## BallCompetition
module BallCompetition(
    input	wire clk,					 
    input   wire rstn,					 
    input	wire	[3:0]  sw_in,  	 
    input   wire  [2:0]  key_in,		 
    output	wire	[1:0]  reg_ab,  	 
    output  wire  [7:0]  led_time,	 
    output  [8:0]  seg_led_1,			 
	 output  [8:0]  seg_led_2			 
);
Size: ~1500 cells after synthesis, ~160 flip-flops, ~11000 sq um of cells after synthesis.
==> flow/config.mk <==
export PLATFORM = sky130hd
export DESIGN_NAME = BallCompetition
export DESIGN_NICKNAME = BallCompetition
export VERILOG_FILES = /design/flow/design.v
export SDC_FILE = /design/flow/constraint.sdc
export NUM_CORES = 4
export LEC_CHECK = 0
export ABC_AREA = 1
export CAP_MARGIN = 20
export CORE_ASPECT_RATIO = 1.75
export CORE_MARGIN = 5
export CORE_UTILIZATION = 69
export CTS_CLUSTER_DIAMETER = 294
export CTS_CLUSTER_SIZE = 98
export MAX_ROUTING_LAYER = met5
export PLACE_DENSITY_LB_ADDON = 0.29
export SETUP_SLACK_MARGIN = 0.75
export SLEW_MARGIN = 20
export TNS_END_PERCENT = 30
==> flow/constraint.sdc <==
create_clock -name core_clock -period 5.45 [get_ports {clk}]
set_input_delay 1.0900 -clock core_clock [delete_from_list [all_inputs] [get_ports {clk}]]
set_output_delay 1.0900 -clock core_clock [all_outputs]
set_load 0.01 [all_outputs]
run.sh (not shown) runs the stock make flow with config.mk's settings and CLKGATE_MAP_FILE=.
Rerun with:
ABC_AREA = unset   (was 1)
CORE_ASPECT_RATIO = unset   (was 1.75)
CORE_MARGIN = 2   (was 5)
CORE_UTILIZATION = 40   (was 69)
CTS_CLUSTER_DIAMETER = unset   (was 294)
CTS_CLUSTER_SIZE = unset   (was 98)
MAX_ROUTING_LAYER = unset   (was met5)
PLACE_DENSITY_LB_ADDON = unset   (was 0.29)
SETUP_SLACK_MARGIN = unset   (was 0.75)
TNS_END_PERCENT = unset   (was 30)
clock period = 10.0 ns   (was 5.45 ns; I/O delays follow)
The new run passed the timing, DRC and antenna checks.
Total power decreases by 54%.
Non-clock buffer count decreases by 91.
Synthesized cell count shrinks by 17%.


BallCompetition again, from the RTL that the note above started with.
==> flow/design.v (excerpt) <==
module BallCompetition(
    input	wire clk,					 
    input   wire rstn,					 
    input	wire	[3:0]  sw_in,  	 
    input   wire  [2:0]  key_in,		 
    output	wire	[1:0]  reg_ab,  	 
    output  wire  [7:0]  led_time,	 
    output  [8:0]  seg_led_1,			 
	 output  [8:0]  seg_led_2			 
);
==> flow/config.mk <==
export PLATFORM = sky130hd
export DESIGN_NAME = BallCompetition
export DESIGN_NICKNAME = BallCompetition
export VERILOG_FILES = /design/flow/design.v
export SDC_FILE = /design/flow/constraint.sdc
export NUM_CORES = 4
export LEC_CHECK = 0
export ABC_AREA = 1
export CAP_MARGIN = 20
export CORE_ASPECT_RATIO = 1.97
export CORE_MARGIN = 2
export CORE_UTILIZATION = 72
export CTS_CLUSTER_DIAMETER = 395
export CTS_CLUSTER_SIZE = 100
export PLACE_DENSITY_LB_ADDON = 0.04
export SETUP_SLACK_MARGIN = 1.29
export SLEW_MARGIN = 20
export TNS_END_PERCENT = 5
==> flow/constraint.sdc <==
create_clock -name core_clock -period 4.38 [get_ports {clk}]
set_input_delay 0.8760 -clock core_clock [delete_from_list [all_inputs] [get_ports {clk}]]
set_output_delay 0.8760 -clock core_clock [all_outputs]
set_load 0.01 [all_outputs]
The starting point ended with an error in 5_1_grt.
Edit:
- ABC_AREA: 1 -> default
- CORE_ASPECT_RATIO: 1.97 -> default
- CORE_UTILIZATION: 72 -> 40
- CTS_CLUSTER_DIAMETER: 395 -> default
- CTS_CLUSTER_SIZE: 100 -> default
- PLACE_DENSITY_LB_ADDON: 0.04 -> default
- SETUP_SLACK_MARGIN: 1.29 -> default
- TNS_END_PERCENT: 5 -> default
- clock period: 4.38 -> 10.5 ns (I/O delays scaled with it)
=>
- The changed run finished with timing, DRC and antenna clean
- synthesized area goes down by 1.7%
- die size rose by 74%
- synthesized cell count came out lower by 17%
Edit:
- CORE_UTILIZATION: 40 -> 66
- clock period: 10.5 -> 6.7 ns (I/O delays scaled with it)
Outcome: Final area came out higher by 1.7%. Setup slack gets worse by 2300 ps. Clock-buffer cell count is unchanged. Die area falls by 39%. Sequential share of layout area fell by 0.55 points.
Edit:
- ABC_AREA: default -> 1
- CORE_UTILIZATION: 66 -> 65
- PLACE_DENSITY_LB_ADDON: default -> 0.04
- clock period: 6.7 -> 4.38 ns (I/O delays scaled with it)
Now the flow reached the layout checks and failed them: setup timing. Combinational power went up to 2.9 times its value. Utilization came out higher by 11 points. Cell count rises by a quarter to a third. Die size grows by a few percent. Routed wire length increases by a little under a tenth. Clock skew barely changes. Worst setup slack is worse by 560 ps.
Edit:
- CORE_UTILIZATION: 65 -> 66
- PLACE_DENSITY_LB_ADDON: 0.04 -> default
- SLEW_MARGIN: 20 -> 5
- clock period: 4.38 -> 5.51 ns (I/O delays scaled with it)
- The new run completed without violations
- setup slack is better by 750 ps
- total power goes down by a quarter to a third
- clock power goes down by a quarter to a third
- critical path depth goes up by 1
- final cell count goes down by a few percent
- die size goes down slightly
- wire length goes down by about a fifth
- first-iteration DRC count goes down by well over a third
- cell area goes down by roughly a tenth


BallCompetition again, from the RTL that the note above started with.
export LEC_CHECK = 0
export CAP_MARGIN = 25
export CELL_PAD_IN_SITES_DETAIL_PLACEMENT = 1
export CELL_PAD_IN_SITES_GLOBAL_PLACEMENT = 3
export CORE_MARGIN = 2
export CORE_UTILIZATION = 24
export SLEW_MARGIN = 20
create_clock -name core_clock -period 10.0 [get_ports {clk}]
Then changed:
- ABC_AREA: default -> 1
- CORE_MARGIN: 2 -> 6
- GPL_TIMING_DRIVEN: default -> 0
- MAX_ROUTING_LAYER: default -> met4
- MIN_ROUTING_LAYER: default -> met2
- clock period: 10.0 -> 7.16 ns (I/O delays scaled with it)
After rerunning: Clock power increases by 30%; setup slack got worse by 1700 ps; power increases by 52%; register-to-register slack got worse by 2000 ps.
Then changed:
- CAP_MARGIN: 25 -> 5
- CELL_PAD_IN_SITES_DETAIL_PLACEMENT: 1 -> default
- CELL_PAD_IN_SITES_GLOBAL_PLACEMENT: 3 -> default
- CORE_MARGIN: 6 -> 2
- CORE_UTILIZATION: 24 -> 70
- CTS_CLUSTER_DIAMETER: default -> 197
- GPL_TIMING_DRIVEN: 0 -> default
- MAX_ROUTING_LAYER: met4 -> default
- MIN_ROUTING_LAYER: met2 -> default
- clock period: 7.16 -> 4.47 ns (I/O delays scaled with it)
The changed run completed and failed the layout checks on setup timing.
Worst setup slack got worse by 650 ps.
Die size decreases by 67%.
Routed wire length decreases by 13%.
Global-route usage increases by 16 points.
Non-clock buffer count increases by 142.
Final cell count decreases by 11%.
Count of clock-buffer cells in the layout decreases by 3.
Then changed:
- ABC_AREA: 1 -> default
- CAP_MARGIN: 5 -> 20
- CORE_UTILIZATION: 70 -> 52
- CTS_CLUSTER_DIAMETER: 197 -> default
- clock period: 4.47 -> 6.3 ns (I/O delays scaled with it)
What happened: This time the run went through all stages and came out clean; global-route usage went down by 9.6 points; cell count drops by 16%; non-clock buffer count falls by 81; clock skew drops by 7.5 ps.
Then changed:
- CORE_UTILIZATION: 52 -> 64
- CTS_CLUSTER_SIZE: default -> 99
- clock period: 6.3 -> 5.49 ns (I/O delays scaled with it)
Outcome: The new run passed the timing, DRC and antenna checks. Die size drops by 18%. Worst setup slack got worse by 48 ps. Cell area climbs by 7.3%. Critical path depth climbs by 2. Utilization climbs by 21 points. Area after synthesis does not change.


Starting RTL as in the previous note.
export LEC_CHECK = 0
export ABC_AREA = 1
export CAP_MARGIN = 20
export CORE_ASPECT_RATIO = 0.94
export CORE_MARGIN = 2
export CORE_UTILIZATION = 72
export CTS_CLUSTER_DIAMETER = 360
export CTS_CLUSTER_SIZE = 75
export MAX_ROUTING_LAYER = met5
export PLACE_DENSITY = 0.37
export SETUP_SLACK_MARGIN = -0.15
export SLEW_MARGIN = 20
export TNS_END_PERCENT = 100
create_clock -name core_clock -period 4.37 [get_ports {clk}]
The starting point finished but fails on setup timing.
==> next run, changes <==
Settings changed: CAP_MARGIN 20 to 5, CORE_ASPECT_RATIO 0.94 to not set, CORE_UTILIZATION 72 to 71, CTS_CLUSTER_DIAMETER 360 to 27, CTS_CLUSTER_SIZE 75 to not set, MAX_ROUTING_LAYER met5 to not set, PLACE_DENSITY 0.37 to not set, SETUP_SLACK_MARGIN -0.15 to 1.12, TNS_END_PERCENT 100 to not set.
Outcome:
- This time the run did not get past 5_1_grt
- die size came out higher by 1.4%
- synthesized cell count is unchanged
- area after synthesis stays the same


== main ==
Starting RTL as in the previous note.
export LEC_CHECK = 0
export ABC_AREA = 1
export CAP_MARGIN = 20
export CORE_MARGIN = 2
export CORE_UTILIZATION = 72
export CTS_CLUSTER_DIAMETER = 388
export CTS_CLUSTER_SIZE = 100
export PLACE_DENSITY = 0.39
export SETUP_SLACK_MARGIN = 1.53
export SLEW_MARGIN = 20
export TNS_END_PERCENT = 10
create_clock -name core_clock -period 6.3 [get_ports {clk}]
main ran to completion and came out clean on the timing, DRC and antenna checks.
--- input diff main..the feature branch ---
-- flow/config.mk --
<<< main, line 10
export CORE_MARGIN = 2
export CORE_UTILIZATION = 72
export CTS_CLUSTER_DIAMETER = 388
export CTS_CLUSTER_SIZE = 100
export PLACE_DENSITY = 0.39
export SETUP_SLACK_MARGIN = 1.53
export SLEW_MARGIN = 20
export TNS_END_PERCENT = 10
>>> the feature branch, line 10
export CORE_MARGIN = 2
export CORE_UTILIZATION = 72
export CTS_CLUSTER_DIAMETER = 338
export CTS_CLUSTER_SIZE = 99
export SLEW_MARGIN = 20
export TNS_END_PERCENT = 10
==> flow/constraint.sdc <==
create_clock -name core_clock -period 3.49 [get_ports {clk}]
set_input_delay 0.6980 -clock core_clock [delete_from_list [all_inputs] [get_ports {clk}]]
set_output_delay 0.6980 -clock core_clock [all_outputs]
set_load 0.01 [all_outputs]
### Flow results
Tool error GRT-0232 stopped the feature branch during global routing (5_1_grt); no final results. From main to the feature branch the numbers moved as follows: number of distinct library cells after synthesis essentially unchanged, number of instances in the synthesized netlist essentially unchanged. Taking the feature branch over main, the number of buffers inserted to repair setup after CTS ratio works out to 0.889. The feature branch vs. main: final weighted congestion of routability-driven global placement picked up an extra about 1%, number of cells in the design after placement picked up an extra 198, placed wire-length estimate grew by 2.1 mm, clock sink total did not really move.


== red ==
BallCompetition again, from the RTL that the note above started with.
==> flow/design.v (excerpt) <==
module BallCompetition(
    input	wire clk,					 
    input   wire rstn,					 
    input	wire	[3:0]  sw_in,  	 
    input   wire  [2:0]  key_in,		 
    output	wire	[1:0]  reg_ab,  	 
    output  wire  [7:0]  led_time,	 
    output  [8:0]  seg_led_1,			 
	 output  [8:0]  seg_led_2			 
);
Settings: LEC_CHECK=0, CAP_MARGIN=20, CORE_ASPECT_RATIO=0.5, CORE_MARGIN=2, CORE_UTILIZATION=72, CTS_CLUSTER_DIAMETER=338, CTS_CLUSTER_SIZE=99, SETUP_SLACK_MARGIN=0.76, SLEW_MARGIN=20; clock period 3.49 ns.
Status: red FAILED at 4_1_cts (tool error)
[inputs] blue vs red
- CORE_ASPECT_RATIO removed (was 0.5)
- SETUP_SLACK_MARGIN removed (was 0.76)
- CORE_UTILIZATION changed from 72 to 9
- CTS_CLUSTER_SIZE removed (was 99)
- CTS_CLUSTER_DIAMETER removed (was 338)
- the clock period (ns, I/O delays scaled along) changed from 3.49 to 11.3
--- outcome ---
As far as count of buffers from port buffering goes, blue and red are indistinguishable; the numbers are identical.
blue finished end to end and its layout was clean on timing, DRC and antenna.
When blue is measured against red, its weighted congestion at the end of routability-driven global placement turns out 0.28 lower.
blue: cell row count 310% above red
Effective utilization at floorplan delta for blue relative to red: 66 points lower
red → blue: post-placement cell area -3.0%, floorplan die height now sits higher.
On average instance area after synthesis, blue and red are neck and neck.
Estimated wirelength of the detail-placed design, blue vs red: down by more than 10%
Looking at die span in x, blue sits above red.
Comparing red against blue, there is no change at all in post-synthesis chip area from yosys.
Synthesized cell count came out exactly the same in blue and red.
The inputs of green differ from those of blue as listed below.
- an added CTS_CLUSTER_SIZE of 36
- an added CTS_CLUSTER_DIAMETER of 103
- a change of CORE_UTILIZATION from 9 to 72
- a change of the clock period (ns, I/O delays scaled along) from 11.3 to 6.7
The area of the multi-input gates was comparable across blue and green.
Slowest library cell on the worst path: sky130_fd_sc_hd__clkdlybuf4s50_1 -> blue, sky130_fd_sc_hd__or4b_1 -> green
From blue to green the numbers moved as follows: power in the clock group picked up an extra 72%, routed length per placed instance picked up an extra 10 microns.
Area overhead of the layout relative to synthesis ends up lower on green.
Data required time at the worst endpoint in green is 4560 ps below blue.
Core util | green vs blue | green higher
The following lists how orange was set up differently from green:
- changing CTS_CLUSTER_SIZE from 36 to 100
- setting PLACE_DENSITY to 0.35 for the first time
- changing CTS_CLUSTER_DIAMETER from 103 to 388
- setting ABC_AREA to 1 for the first time
- changing the clock period (ns, I/O delays scaled along) from 6.7 to 6.3
[summary]
When the final numbers for green and orange were put side by side, the final core utilization turned out to be smaller in orange. Relative to green, routed wire length decreased by 4800 microns in orange. Register share of the cell area: green vs orange, no meaningful difference. Measured against each other, green and orange differ in final-layout worst hold slack, the lower figure coming from orange. orange: full flow OK, the timing, DRC and antenna checks passed. As far as arithmetic-cell share of the synthesized area counting full adders, half adders and majority gates is concerned, green and orange perform about the same.
## Diff of input files: purple against orange
- clearing CTS_CLUSTER_SIZE, which used to be 100
- clearing ABC_AREA, which used to be 1
- clearing CTS_CLUSTER_DIAMETER, which used to be 388
- swapping 72 for 40 in CORE_UTILIZATION
- clearing PLACE_DENSITY, which used to be 0.35
- swapping 6.3 for 7.86 in the clock period (ns, I/O delays scaled along)
==> comparison <==
- Changes observed in purple relative to orange: sequential share of layout area now larger; global-route wire length before repair went up by 8.5%; clock insertion delay at the later pin of the skew report essentially unchanged; final wirelength +13%; count of clock-buffer cells in the layout went down 2.


v33:
BallCompetition again, from the RTL that the note above started with.
clock: 13.1 ns
lec_check: 0
abc_area: 1
cap_margin: 20
cell_pad_in_sites_detail_placement: 2
cell_pad_in_sites_global_placement: 1
core_aspect_ratio: 1.08
core_margin: 3
core_utilization: 28
cts_cluster_diameter: 86
cts_cluster_size: 15
gpl_timing_driven: 0
max_routing_layer: met5
min_routing_layer: met2
place_density_lb_addon: 0.01
setup_slack_margin: 0.34
slew_margin: 30
tns_end_percent: 30
Input-level comparison between v37 and v33:
==> flow/config.mk <==
export PLATFORM = sky130hd
export DESIGN_NAME = BallCompetition
export DESIGN_NICKNAME = BallCompetition
export VERILOG_FILES = /design/flow/design.v
export SDC_FILE = /design/flow/constraint.sdc
export NUM_CORES = 4
export LEC_CHECK = 0
export ABC_AREA = 1
export CAP_MARGIN = 20
export CORE_ASPECT_RATIO = 1.08
export CORE_MARGIN = 2
export CORE_UTILIZATION = 72
export CTS_CLUSTER_DIAMETER = 86
export CTS_CLUSTER_SIZE = 15
export MAX_ROUTING_LAYER = met5
export SETUP_SLACK_MARGIN = 0.71
export SLEW_MARGIN = 20
export TNS_END_PERCENT = 30
==> flow/constraint.sdc <==
create_clock -name core_clock -period 3.57 [get_ports {clk}]
set_input_delay 0.7140 -clock core_clock [delete_from_list [all_inputs] [get_ports {clk}]]
set_output_delay 0.7140 -clock core_clock [all_outputs]
set_load 0.01 [all_outputs]
Findings:
Re floorplan core density: v37 and v33 aren't equal, and the lower value belongs to v33.
Note that the die size recorded for v37 amounts to 0.39 times the value seen in v33.
Going from v33 to v37, standard cell area after detailed placement now larger; proportion of register bits with asynchronous set or reset after synthesis comparable; synthesized cell count comparable; placed instance count now smaller.
Status: v37 FAILED at global routing (tool error)
v33 ran to completion and came out clean on the timing, DRC and antenna checks.
Going from v33 to v37, post-CTS repair timing setup buffer count now sits higher; count of instances resized after the clock tree is built picked up an extra 60; yosys-reported design area after synthesis about even.
Compared with v33, in v37 pre-CTS worst setup slack shows a reduction of 6.53 ns, count of buffers from port buffering shows no meaningful change.
## Diff of input files: v8 against v37
==> flow/config.mk <==
export PLATFORM = sky130hd
export DESIGN_NAME = BallCompetition
export DESIGN_NICKNAME = BallCompetition
export VERILOG_FILES = /design/flow/design.v
export SDC_FILE = /design/flow/constraint.sdc
export NUM_CORES = 4
export LEC_CHECK = 0
export ABC_AREA = 1
export CAP_MARGIN = 20
export CORE_MARGIN = 2
export CORE_UTILIZATION = 72
export CTS_CLUSTER_DIAMETER = 103
export CTS_CLUSTER_SIZE = 99
export SLEW_MARGIN = 20
==> flow/constraint.sdc <==
create_clock -name core_clock -period 6.37 [get_ports {clk}]
set_input_delay 1.2740 -clock core_clock [delete_from_list [all_inputs] [get_ports {clk}]]
set_output_delay 1.2740 -clock core_clock [all_outputs]
set_load 0.01 [all_outputs]
Notes after the runs:
Status: post-synthesis cell area parity (v37, v8). Between v37 and v8, the flow reports cell count after placement decreasing by more than 10%. Compared with v37, v8 shows instance area after placement that has gone down by more than 10%. Comparing v8 and v37, the higher post-cts gate resize count is on v37. Total number of H-tree levels came out exactly the same in v8 and v37. v8 reached the end of the flow, and the finished layout is clean on the timing, DRC and antenna checks. When v8 is measured against v37, its worst slack after detailed placement turns out 1.61 ns higher. Compared v8 vs v37, and number of rows in the core area is down in v8.
For v41, these inputs were changed with respect to v8:
diff --git a/flow/config.mk b/flow/config.mk
--- a/flow/config.mk
+++ b/flow/config.mk
@@ -7,8 +7,6 @@
 export LEC_CHECK = 0
 export ABC_AREA = 1
-export CAP_MARGIN = 20
+export CAP_MARGIN = 40
 export CORE_MARGIN = 2
 export CORE_UTILIZATION = 72
-export CTS_CLUSTER_DIAMETER = 103
-export CTS_CLUSTER_SIZE = 99
 export SLEW_MARGIN = 20
==> flow/constraint.sdc <==
create_clock -name core_clock -period 4.42 [get_ports {clk}]
set_input_delay 0.8840 -clock core_clock [delete_from_list [all_inputs] [get_ports {clk}]]
set_output_delay 0.8840 -clock core_clock [all_outputs]
set_load 0.01 [all_outputs]
Measured against v8, the cell area after layout of v41 comes out at 1.15 times the reference value.
Sum of routed wire length over all layers (v41 over v8): increase, 35%
To summarise v41: no stage aborted, but the layout did not pass its checks, failing on setup timing.
Changes observed in v41 relative to v8: post-synthesis to final-layout area growth went up, part of the total power dissipated in the clock network went down, total number of multi-input combinational cells did not really move, power density over the cells went up.
Input changes introduced in v27 (baseline for comparison: v41):
diff --git a/flow/config.mk b/flow/config.mk
--- a/flow/config.mk
+++ b/flow/config.mk
@@ -7,6 +7,9 @@
 export LEC_CHECK = 0
 export ABC_AREA = 1
-export CAP_MARGIN = 40
+export CAP_MARGIN = 5
 export CORE_MARGIN = 2
 export CORE_UTILIZATION = 72
+export CTS_CLUSTER_DIAMETER = 197
+export CTS_CLUSTER_SIZE = 67
+export PLACE_DENSITY = 0.36
 export SLEW_MARGIN = 20
==> flow/constraint.sdc <==
create_clock -name core_clock -period 4.47 [get_ports {clk}]
set_input_delay 0.8940 -clock core_clock [delete_from_list [all_inputs] [get_ports {clk}]]
set_output_delay 0.8940 -clock core_clock [all_outputs]
set_load 0.01 [all_outputs]
## What came out
v27 -> stages 100% | layout checks FAIL | setup timing
v41 reports its top power consumer group as combinational cells while v27 reports sequential cells.
The cell count number comes out lower for v27 vs v41.
Path depth of the worst reg2reg path was higher in the run labelled v27.
The post-route setup TNS reported for v27 is greater than that of v41 by 0.18 ns.
Post-detailed-route wirelength per cell came out lower on v27 than on v41.
Power consumed by combinational cells of v27 falls short of that of v41 by a few percent.
For v27, the cell with the largest stage delay on the worst path was sky130_fd_sc_hd__dfrtp_1, unlike v41, where it was sky130_fd_sc_hd__nor2_4.
Power and IR drop assume default switching activity.
